## P
==> flow/design.v (excerpt) <==
module scr_search(clk,rst,start,R_fixed,angle1,adder,error,X,Y,done
    );
wire [13:0] R_LUT[255:0];
wire [13:0] tan_LUT[255:0];
wire [3:0] adder_LUT[255:0];
wire [13:0] sind_LUT[19:0];
assign sind_LUT[0]=14'b00000001001001;
assign sind_LUT[1]=14'b00000001010000;
assign sind_LUT[2]=14'b00000001011000;
assign sind_LUT[3]=14'b00000001011111;
assign sind_LUT[4]=14'b00000001100110;
assign sind_LUT[5]=14'b00000001101110;
assign sind_LUT[6]=14'b00000001110101;
assign sind_LUT[7]=14'b00000001111100;
assign sind_LUT[8]=14'b00000010000100;
assign sind_LUT[9]=14'b00000010001011;
assign sind_LUT[10]=14'b00000010010010;
assign sind_LUT[11]=14'b00000010011010;
assign sind_LUT[12]=14'b00000010100001;
assign sind_LUT[13]=14'b00000010101000;
assign sind_LUT[14]=14'b00000010110000;
assign sind_LUT[15]=14'b00000010110111;
assign sind_LUT[16]=14'b00000010111110;
assign sind_LUT[17]=14'b00000011000110;
assign sind_LUT[18]=14'b00000011001101;
assign sind_LUT[19]=14'b00000011010100;
assign R_LUT[0]=14'b000000000000000;
assign R_LUT[1]=14'b000000010000000;
assign R_LUT[2]=14'b000000100000000;
assign R_LUT[3]=14'b000000110000000;
assign R_LUT[4]=14'b000001000000000;
assign R_LUT[5]=14'b000001010000000;
assign R_LUT[6]=14'b000001100000000;
assign R_LUT[7]=14'b000001110000000;
assign R_LUT[8]=14'b000010000000000;
assign R_LUT[9]=14'b000010010000000;
assign R_LUT[10]=14'b00010100000000;
assign R_LUT[11]=14'b00010110000000;
assign R_LUT[12]=14'b00011000000000;
assign R_LUT[13]=14'b00011010000000;
assign R_LUT[14]=14'b00011100000000;
assign R_LUT[15]=14'b00011110000000;
assign R_LUT[16]=14'b00000010000000;
assign R_LUT[17]=14'b00000010110101;
assign R_LUT[18]=14'b00000100011110;
assign R_LUT[19]=14'b00000110010100;
assign R_LUT[20]=14'b00001000001111;
assign R_LUT[21]=14'b00001010001100;
assign R_LUT[22]=14'b00001100001010;
assign R_LUT[23]=14'b00001110001001;
assign R_LUT[24]=14'b00010000000111;
assign R_LUT[25]=14'b00010010000111;
assign R_LUT[26]=14'b00010100000110;
assign R_LUT[27]=14'b00010110000101;
assign R_LUT[28]=14'b00011000000101;
assign R_LUT[29]=14'b00011010000100;
assign R_LUT[30]=14'b00011100000100;
assign R_LUT[31]=14'b00011110000100;
assign R_LUT[32]=14'b00000100000000;
assign R_LUT[33]=14'b00000100011110;
assign R_LUT[34]=14'b00000101101010;
assign R_LUT[35]=14'b00000111001101;
assign R_LUT[36]=14'b00001000111100;
  ...
For scale: roughly 42 flip-flops, roughly 49 I/O pins, roughly 12000 sq um of cells after synthesis.
Settings: LEC_CHECK=0, CAP_MARGIN=20, CELL_PAD_IN_SITES_DETAIL_PLACEMENT=0, CELL_PAD_IN_SITES_GLOBAL_PLACEMENT=0, CORE_ASPECT_RATIO=1.68, CORE_MARGIN=2, CORE_UTILIZATION=30, GPL_ROUTABILITY_DRIVEN=1, GPL_TIMING_DRIVEN=0, MAX_ROUTING_LAYER=met5, PLACE_DENSITY_LB_ADDON=0.18, SETUP_SLACK_MARGIN=1.79, SLEW_MARGIN=0, TNS_END_PERCENT=5; clock period 6.58 ns.
run.sh (not shown) runs the stock make flow with config.mk's settings and CLKGATE_MAP_FILE=.
Status(P) = ERROR, stage = global routing
Relative to P, the following input files were edited for Q:
- removing GPL_ROUTABILITY_DRIVEN (formerly 1)
- removing MAX_ROUTING_LAYER (formerly met5)
- removing CELL_PAD_IN_SITES_DETAIL_PLACEMENT (formerly 0)
- removing SETUP_SLACK_MARGIN (formerly 1.79)
- removing CELL_PAD_IN_SITES_GLOBAL_PLACEMENT (formerly 0)
- removing TNS_END_PERCENT (formerly 5)
- removing GPL_TIMING_DRIVEN (formerly 0)
- removing CORE_ASPECT_RATIO (formerly 1.68)
- changing CORE_UTILIZATION from 30 to 58
- changing SLEW_MARGIN from 0 to 20
- removing PLACE_DENSITY_LB_ADDON (formerly 0.18)
- changing the clock period (ns, I/O delays scaled along) from 6.58 to 8.15
## What came out
- The log for P ends in global routing with error GRT-0116, so the run never completed.
- Q did not run to completion, as it errored out during global routing.
- For the post-place instance area, Q came in about 18% higher than P did.
- The cell count after placement in Q sits 29 above the value recorded for P.
- Full die area, Q and P: higher on P
- From P to Q, cell count listed in synth_stat.txt did not move at all.


Setup of run 1:
Starting RTL as in the previous note.
Settings: LEC_CHECK=0, CAP_MARGIN=20, CELL_PAD_IN_SITES_DETAIL_PLACEMENT=0, CELL_PAD_IN_SITES_GLOBAL_PLACEMENT=0, CORE_ASPECT_RATIO=0.72, CORE_MARGIN=2, CORE_UTILIZATION=70, CTS_CLUSTER_DIAMETER=43, CTS_CLUSTER_SIZE=37, GPL_ROUTABILITY_DRIVEN=1, GPL_TIMING_DRIVEN=0, MAX_ROUTING_LAYER=met4, PLACE_DENSITY_LB_ADDON=0.04, SETUP_SLACK_MARGIN=-0.69, SLEW_MARGIN=0; clock period 6.73 ns.
Run 1: it failed with a tool error in global routing, so there are no final results.
Modified inputs, run 2 compared to run 1
- clearing PLACE_DENSITY_LB_ADDON, which used to be 0.04
- putting TNS_END_PERCENT at 5 where nothing was set
- swapping 70 for 36 in CORE_UTILIZATION
- clearing CTS_CLUSTER_SIZE, which used to be 37
- swapping 0.72 for 1.68 in CORE_ASPECT_RATIO
- swapping met4 for met5 in MAX_ROUTING_LAYER
- clearing GPL_TIMING_DRIVEN, which used to be 0
- clearing CTS_CLUSTER_DIAMETER, which used to be 43
- swapping -0.69 for 0.17 in SETUP_SLACK_MARGIN
- swapping 1 for 0 in GPL_ROUTABILITY_DRIVEN
- swapping 6.73 for 6.58 in the clock period (ns, I/O delays scaled along)
- On initial core utilization: run 2 sits below run 1.
- Taking run 1 as the reference, in run 2 placeable core region moved up, number of buffers added on ports moved up.
- No final results exist for run 2, since it was stopped by error GRT-0116 during global routing.
- Seen in the log of run 1: GRT-0116 during global routing, after which the run never completed.
- Reported for run 2 and run 1, number of nets at floorplan turned out identical to the last digit.
- Diff run 1..run 2 | chip area line of the yosys report | unchanged
- The final reports for run 2 and run 1 show count of buffers added by post-CTS timing repair for setup lower in the former.
- Run 2 vs. run 1: sequential share of the synthesized area closely matched the old numbers; maximum buffer depth of the clock tree closely matched the old numbers; total of flip-flops plus latches after synthesis closely matched the old numbers.
- As far as count of instantiated cells in the yosys netlist goes, run 1 and run 2 are indistinguishable; the numbers are identical.
- Die size went up by more than half going from run 1 to run 2.
Modified inputs, run 3 compared to run 2
- CORE_ASPECT_RATIO changed from 1.68 to 0.72
- TNS_END_PERCENT removed (was 5)
- PLACE_DENSITY_LB_ADDON newly set to 0.04
- CELL_PAD_IN_SITES_GLOBAL_PLACEMENT changed from 0 to 1
- CORE_UTILIZATION changed from 36 to 40
## What came out
Run 3 never completed, since it errored out during global routing.
Floorplan-stage core utilization for run 3 is higher than for run 2.
[compare] base=run 2 new=run 3: synthesized chip area reported by yosys closely matched the old numbers, post-CTS setup buffer count increased by 22 relative to the old numbers, async set-or-reset flop fraction in the synthesized netlist closely matched the old numbers.


scr_search again, from the RTL that the note above started with.
Settings: LEC_CHECK=0, CAP_MARGIN=20, CELL_PAD_IN_SITES_DETAIL_PLACEMENT=0, CELL_PAD_IN_SITES_GLOBAL_PLACEMENT=2, CORE_ASPECT_RATIO=1.8, CORE_MARGIN=2, CORE_UTILIZATION=32, GPL_ROUTABILITY_DRIVEN=0, MAX_ROUTING_LAYER=met5, PLACE_DENSITY_LB_ADDON=0.04, SETUP_SLACK_MARGIN=0.17, SLEW_MARGIN=0; clock period 6.58 ns.
The baseline did not get past global routing.
==> next run, changes <==
Settings changed: CELL_PAD_IN_SITES_GLOBAL_PLACEMENT 2 to 0, CORE_ASPECT_RATIO 1.8 to 0.72, CORE_UTILIZATION 32 to 70, CTS_CLUSTER_DIAMETER set to 43, CTS_CLUSTER_SIZE set to 37, GPL_ROUTABILITY_DRIVEN 0 to 1, GPL_TIMING_DRIVEN set to 0.
Clock period 6.58 ns to 9.86 ns, I/O delays scaled along.
What happened: The new run aborted during global routing (GRT-0116); synthesized area stays the same; synthesized cell count is unchanged; die area fell by 53%.
==> next run, changes <==
Settings changed: CORE_UTILIZATION 70 to 65, CTS_CLUSTER_DIAMETER 43 to unset, CTS_CLUSTER_SIZE 37 to unset, GPL_TIMING_DRIVEN 0 to unset.
Clock period 9.86 ns to 9.79 ns, I/O delays scaled along.
Result: The new run did not get past global routing on GRT-0116; area after synthesis stays the same; die size came out higher by 7.5%; synthesized cell count does not change.
==> next run, changes <==
Settings changed: CELL_PAD_IN_SITES_DETAIL_PLACEMENT 0 to unset, CELL_PAD_IN_SITES_GLOBAL_PLACEMENT 0 to unset, CORE_ASPECT_RATIO 0.72 to unset, CORE_UTILIZATION 65 to 44, GPL_ROUTABILITY_DRIVEN 1 to unset, MAX_ROUTING_LAYER met5 to unset, PLACE_DENSITY set to 0.45, PLACE_DENSITY_LB_ADDON 0.04 to unset, SETUP_SLACK_MARGIN 0.17 to unset, SLEW_MARGIN 0 to 20.
Clock period 9.79 ns to 6.41 ns, I/O delays scaled along.
=> The changed run did not get past global routing (GRT-0232); synthesized cell count stays the same; area after synthesis does not change; die size came out higher by about 46%.
==> next run, changes <==
Settings changed: CORE_UTILIZATION 44 to 60, CTS_CLUSTER_DIAMETER set to 398, CTS_CLUSTER_SIZE set to 98.
The new run never finished: it broke off in global routing.
Die size goes down by about 26%.
Area after synthesis stays the same.
Synthesized cell count is unchanged.


job 101:
Starting RTL as in the previous note.
clock: 12.0 ns
lec_check: 0
cap_margin: 35
cell_pad_in_sites_detail_placement: 2
cell_pad_in_sites_global_placement: 1
core_aspect_ratio: 1.37
core_margin: 6
core_utilization: 40
cts_cluster_diameter: 297
gpl_timing_driven: 1
max_routing_layer: met5
place_density: 0.79
setup_slack_margin: -0.46
slew_margin: 0
tns_end_percent: 45
FAIL job 101 @ 5_1_grt: tool exited with error
Relative to job 101, the following input files were edited for job 102:
Settings: CELL_PAD_IN_SITES_GLOBAL_PLACEMENT: 1 -> unset; GPL_TIMING_DRIVEN: 1 -> unset; SLEW_MARGIN: 0 -> 20; CAP_MARGIN: 35 -> 20; CORE_UTILIZATION: 40 -> 58; TNS_END_PERCENT: 45 -> unset; PLACE_DENSITY: 0.79 -> 0.6; SETUP_SLACK_MARGIN: -0.46 -> unset; CORE_ASPECT_RATIO: 1.37 -> unset; CORE_MARGIN: 6 -> 2; CTS_CLUSTER_DIAMETER: 297 -> unset; MAX_ROUTING_LAYER: met5 -> unset; CELL_PAD_IN_SITES_DETAIL_PLACEMENT: 2 -> unset; the clock period (ns, I/O delays scaled along): 12.0 -> 8.05.
[summary]
Job 102: it failed during 5_1_grt, and the tool reported GRT-0116.
In job 102 relative to job 101, die boundary width had gone down by a little under 10%.
Of job 101 and job 102, the run reporting the higher area of the core region was job 101.
The worst setup slack before clock tree synthesis in job 102 sits 1.01 ns below the value recorded for job 101.
Between job 101 and job 102, sum of net half-perimeters after detailed placement is lower for job 102, job 101 comes in above that.
There was hardly any difference in number of instances in the synthesized netlist between job 102 and job 101.
The number of instances in the placed design in job 101 is 0.885 times that in job 102.
--- input diff job 102..job 103 ---
Settings: PLACE_DENSITY changed from 0.6 to 0.45; CORE_UTILIZATION changed from 58 to 25; the clock period (ns, I/O delays scaled along) changed from 8.05 to 15.6.
==> comparison <==
Sort job 102 and job 103 by floorplan core area, descending, and job 103 comes first.
For detailed placement HPWL, dividing the value from job 102 by the value from job 103 gives 0.821.
Final estimated routing congestion in global placement delta for job 103 relative to job 102: about 33% lower
Job 103 completed; timing, DRC and antenna clean
Job 103 ended up with a higher row count than job 102 did.
Relative to job 102, pre-CTS setup slack has increased by 5.09 ns in job 103.
Post-CTS resize count, job 102 and job 103, lower one = job 103.
Going from job 102 to job 103, the die area was enlarged.
Input-level comparison between job 104 and job 103:
Settings: ABC_AREA now 1, previously not set; CORE_UTILIZATION now 44, was 25; the clock period (ns, I/O delays scaled along) now 8.24, was 15.6.
### Flow results
- Job 104 did not stop at any stage, and its layout met the timing, DRC and antenna checks.
- | critical path depth | higher: job 104 |
- ~same fraction of registers with async set or reset after synthesis in job 103 and job 104
- Job 104 against job 103: layout overhead on the synthesized area lower; total standard cell area after synthesis went down; post-synth tally of flip-flops with integrated enable did not really move; sum of met2 wire segment lengths after detailed routing went down 25%.
- The run with more routed wire is job 103, not job 104.
